Design DSP, start of the top module:
module DSP(A,B,C,D,CARRYIN,M,P,CARRYOUT,CARRYOUTF,CLK,OPMODE,
CEA,CEB,CEC,CED,CECARRYIN,CEM,CEP,CEOPMODE,
RSTA,RSTB,RSTC,RSTD,RSTCARRYIN,RSTM,RSTP,RSTOPMODE,
BCOUT,PCIN,PCOUT);
For scale: ~3,400 cells after synthesis, roughly 200 flip-flops, roughly 28,000 sq um of cells after synthesis.
export LEC_CHECK = 0
export CAP_MARGIN = 5
export CORE_MARGIN = 2
export CORE_UTILIZATION = 68
export CTS_CLUSTER_DIAMETER = 29
export CTS_CLUSTER_SIZE = 86
export MAX_ROUTING_LAYER = met4
export SETUP_SLACK_MARGIN = 0.73
export SLEW_MARGIN = 20
export TNS_END_PERCENT = 40
create_clock -name core_clock -period 5.9 [get_ports {CLK}]
run.sh (not shown) runs the stock make flow with config.mk's settings and CLKGATE_MAP_FILE=.
The baseline did not get past global routing on GRT-0116.
==> next run, changes <==
CAP_MARGIN = 20   (was 5)
CORE_UTILIZATION = 65   (was 68)
CTS_CLUSTER_DIAMETER = not set   (was 29)
MAX_ROUTING_LAYER = not set   (was met4)
SETUP_SLACK_MARGIN = 0.09   (was 0.73)
TNS_END_PERCENT = not set   (was 40)
The new run ran to the end with violations: setup timing.
Synthesized cell count stays the same.
Die size came out higher by 4.5%.
Area after synthesis does not change.

========
DSP again, from the RTL that the note above started with.
clock: 7.37 ns
lec_check: 0
abc_area: 1
cap_margin: 15
core_aspect_ratio: 1.2
core_margin: 7
core_utilization: 55
cts_cluster_diameter: 228
cts_cluster_size: 94
gpl_routability_driven: 0
max_routing_layer: met5
place_density_lb_addon: 0.29
slew_margin: 20
tns_end_percent: 15
==> next run, changes <==
Settings changed: ABC_AREA 1 to unset, CAP_MARGIN 15 to 20, CORE_ASPECT_RATIO 1.2 to unset, CORE_MARGIN 7 to 2, CORE_UTILIZATION 55 to 40, CTS_CLUSTER_DIAMETER 228 to unset, CTS_CLUSTER_SIZE 94 to unset, GPL_ROUTABILITY_DRIVEN 0 to unset, MAX_ROUTING_LAYER met5 to unset, PLACE_DENSITY set to 0.6, PLACE_DENSITY_LB_ADDON 0.29 to unset, SETUP_SLACK_MARGIN set to -0.34, TNS_END_PERCENT 15 to unset.
Clock period 7.37 ns to 7.26 ns, I/O delays scaled along.
Design area decreases by about 8%.
Register-to-register slack is worse by 0.78 ns.
Critical path depth decreases by 1.
==> next run, changes <==
Settings changed: CORE_UTILIZATION 40 to 58, MAX_ROUTING_LAYER set to met4, SETUP_SLACK_MARGIN -0.34 to unset.
Clock period 7.26 ns to 5.3 ns, I/O delays scaled along.
Result: Now the flow finished but failed the layout checks on negative setup slack. Via count rose by 8.7%. Area after synthesis does not change. Worst hold slack improved by 0.0047 ns.
==> next run, changes <==
Settings changed: CORE_UTILIZATION 58 to 68, CTS_CLUSTER_SIZE set to 86, MAX_ROUTING_LAYER met4 to unset, PLACE_DENSITY 0.6 to unset, SETUP_SLACK_MARGIN set to 0.13.
Clock period 5.3 ns to 5.9 ns, I/O delays scaled along.
With this change the flow aborted during 5_1_grt; die size shrinks by 14%; area after synthesis does not change; synthesized cell count stays the same.
==> next run, changes <==
Settings changed: CORE_UTILIZATION 68 to 40, CTS_CLUSTER_SIZE 86 to unset, PLACE_DENSITY set to 0.6, SETUP_SLACK_MARGIN 0.13 to unset.
Clock period 5.9 ns to 8.0 ns, I/O delays scaled along.
What happened: Now the flow completed without violations. Area after synthesis does not change. Die size climbs by about 70%. Synthesized cell count does not change.
==> next run, changes <==
Settings changed: CELL_PAD_IN_SITES_DETAIL_PLACEMENT set to 1, CORE_MARGIN 2 to 9, CORE_UTILIZATION 40 to 22, CTS_CLUSTER_DIAMETER set to 371, CTS_CLUSTER_SIZE set to 74, HOLD_SLACK_MARGIN set to 0.27, MIN_ROUTING_LAYER set to met2, PLACE_DENSITY 0.6 to 0.47, SETUP_SLACK_MARGIN set to -0.69, TNS_END_PERCENT set to 60.
Fmax went up by 0.52%.
Synthesized area is unchanged.
Design area went up by 3.2%.
Clock-buffer cell count went down by 2.
Cell count went up by 18%.
Flip-flop count stays the same.
Utilization went down by 20 points.
First-iteration DRC count went up to 3.2 times its value.
Routed wire length went up by 34%.
